## P
==> flow/design.v (excerpt) <==
module bdm(
	input clk,
	input rst,
	input bkgd_in,
	output bkgd_out,
	output bkgd_is_high_z,
	output mcu_pwr,
	output mcu_vpp,
	input do_read,
	input do_write,
	input do_start_mcu,
	input do_stop_mcu,
	input do_delay,
	input do_echo_test,
	input do_enable_vpp,
	input do_disable_vpp,
	input do_echo_sync_value,
	input do_resync,
	input [7:0] data_in,
	output [7:0] data_out,
	output ready,
	output reg valid,
	output [3:0] debug
);
reg [7:0] echo_data;
wire [31:0] sync_count;
wire sync_is_sending;
wire [4:0] sync_debug;
reg sync_start;
wire sync_ready;
wire startup_start;
reg startup_stop;
wire startup_is_sending, startup_ready;
wire bdc_is_sending, bdc_ready;
wire [7:0] bdc_data_out;
wire bdc_read_data, bdc_send_data;
wire hold_commands_in_reset;
assign hold_commands_in_reset = 1'd0;  
wire bdc_clk_pulse;
reg [3:0] state;
reg [7:0] delay_counter;
startup_controller startup_controller(
	.clk(clk),
	.rst(rst || hold_commands_in_reset),
	.start(startup_start),
	.stop(startup_stop),
	.mcu_pwr(mcu_pwr),
	.is_sending(startup_is_sending),
	.ready(startup_ready)
);
sync_controller sync_controller(
	.clk(clk),
	.rst(rst || hold_commands_in_reset || do_stop_mcu || do_resync),
	.bkgd_in(bkgd_in),
	.is_sending(sync_is_sending),
	.start_sync(sync_start),
	.sync_length(sync_count),
	.sync_length_is_ready(),
	.ready(sync_ready),
	.debug(sync_debug)
);
reg set_bdc_pulse_gen;
bdc_clk_pulse_generator bdc_clk_pulse_generator(
	.clk(clk),
	.rst(rst || hold_commands_in_reset),
	.bdc_clk_pulse(bdc_clk_pulse),
	.sync_length(sync_count),
	.set_sync_length(set_bdc_pulse_gen)
);
bdc_interface bdc_interface(
	.clk(clk),
	.rst(rst || hold_commands_in_reset),
	.is_sending(bdc_is_sending),
	.bkgd_in(bkgd_in),
	.tgt_clk_pulse(bdc_clk_pulse),
	.data_in(data_in),
	.send_data(bdc_send_data),
	.data_out(bdc_data_out),
	.read_data(bdc_read_data),
	.ready(bdc_ready)
);
assign debug = sync_debug; 
assign bkgd_out = 1'd0;
assign bkgd_is_high_z =
	(state == 1 && startup_is_sending) ? 1'd0 :
  ...
make LEC_CHECK=0 ABC_AREA=0 CAP_MARGIN=0 CELL_PAD_IN_SITES_DETAIL_PLACEMENT=2 CORE_MARGIN=7 CORE_UTILIZATION=30 CTS_CLUSTER_DIAMETER=133 GPL_ROUTABILITY_DRIVEN=1 GPL_TIMING_DRIVEN=0 MIN_ROUTING_LAYER=met2 PLACE_DENSITY=0.46 SLEW_MARGIN=30 TNS_END_PERCENT=65 finish   # period 6.77 ns
run.sh (not shown) runs the stock make flow with config.mk's settings and CLKGATE_MAP_FILE=.
#### Input delta (Q over P)
==> flow/config.mk <==
export PLATFORM = sky130hd
export DESIGN_NAME = bdm
export DESIGN_NICKNAME = bdm
export VERILOG_FILES = /design/flow/design.v
export SDC_FILE = /design/flow/constraint.sdc
export NUM_CORES = 4
export LEC_CHECK = 0
export ABC_AREA = 0
export CAP_MARGIN = 5
export CORE_MARGIN = 2
export CORE_UTILIZATION = 72
export CTS_CLUSTER_DIAMETER = 96
export SETUP_SLACK_MARGIN = 0.29
export SLEW_MARGIN = 20
==> flow/constraint.sdc <==
create_clock -name core_clock -period 2.29 [get_ports {clk}]
set_input_delay 0.4580 -clock core_clock [delete_from_list [all_inputs] [get_ports {clk}]]
set_output_delay 0.4580 -clock core_clock [all_outputs]
set_load 0.01 [all_outputs]
Results
Any difference in share of cell area taken by muxes after synthesis between Q and P is small enough to ignore. FAIL Q @ 5_1_grt: tool exited with error. Going from P to Q, total of cells resized after clock tree synthesis grows by 229. Number of clock buffers inserted by TritonCTS came out lower on Q than on P.
### Q -> R
diff --git a/flow/config.mk b/flow/config.mk
--- a/flow/config.mk
+++ b/flow/config.mk
@@ -6,9 +6,8 @@
 export NUM_CORES = 4
 export LEC_CHECK = 0
-export ABC_AREA = 0
+export ABC_AREA = 1
 export CAP_MARGIN = 5
 export CORE_MARGIN = 2
 export CORE_UTILIZATION = 72
 export CTS_CLUSTER_DIAMETER = 96
-export SETUP_SLACK_MARGIN = 0.29
 export SLEW_MARGIN = 20
### Flow results
- R completed; timing, DRC and antenna clean
- In R, area of the synthesized netlist per yosys stat is higher than in Q.
- Going from Q to R, area after synthesis rose by 11%, post-synthesis share of cell area spent on and-or and or-and gates fell by 5.6 points, number of library cell types mapped by synthesis fell by 31%, effective utilization at floorplan fell by 1.0 points, adder-cell share of the synthesized area fell by 0.36 points.
- Diff Q -> R: basic-gate share of the synthesized area counting and, or, nand and nor cells +11 points; synthesized cell count saw an increase; quantity of gates resized following cts -203; area after detailed placement went up 420 um2.
- Relative to Q, the setup slack after placement of R is higher by 0.16 ns.
#### Input delta (S over R)
==> flow/config.mk <==
export PLATFORM = sky130hd
export DESIGN_NAME = bdm
export DESIGN_NICKNAME = bdm
export VERILOG_FILES = /design/flow/design.v
export SDC_FILE = /design/flow/constraint.sdc
export NUM_CORES = 4
export LEC_CHECK = 0
export CAP_MARGIN = 20
export CORE_MARGIN = 2
export CORE_UTILIZATION = 40
export SLEW_MARGIN = 20
==> flow/constraint.sdc <==
create_clock -name core_clock -period 5.0 [get_ports {clk}]
set_input_delay 1.0000 -clock core_clock [delete_from_list [all_inputs] [get_ports {clk}]]
set_output_delay 1.0000 -clock core_clock [all_outputs]
set_load 0.01 [all_outputs]
Notes after the runs:
- Run comparison: S start-to-end type of the worst setup path input port to output pin; R start-to-end type of the worst setup path register to output pin
- Changes observed in S relative to R: clock skew after layout comparable; area of the synthesized netlist per yosys stat moved down; relative area change from synthesis to final layout dropped 1.4 points.
- [compare] base=R new=S: die size increased 61%, pin count of the biggest net entering global routing decreased 24, required time of the critical path increased 2.17 ns.
The inputs of T differ from those of S as listed below.
diff --git a/flow/config.mk b/flow/config.mk
--- a/flow/config.mk
+++ b/flow/config.mk
@@ -6,6 +6,8 @@
 export NUM_CORES = 4
 export LEC_CHECK = 0
+export ABC_AREA = 1
 export CAP_MARGIN = 20
 export CORE_MARGIN = 2
-export CORE_UTILIZATION = 40
+export CORE_UTILIZATION = 72
+export CTS_CLUSTER_DIAMETER = 95
 export SLEW_MARGIN = 20
==> flow/constraint.sdc <==
create_clock -name core_clock -period 2.31 [get_ports {clk}]
set_input_delay 0.4620 -clock core_clock [delete_from_list [all_inputs] [get_ports {clk}]]
set_output_delay 0.4620 -clock core_clock [all_outputs]
set_load 0.01 [all_outputs]
Notes after the runs:
Total cell area at the placement stage (higher): T
T has completed all stages; timing, DRC and antenna checks passed.
In the flow results for T and S, the final area is larger on T.
Between T and S, it is T whose synthesized-area fraction occupied by xor and xnor cells is lower, by 2.0 points.
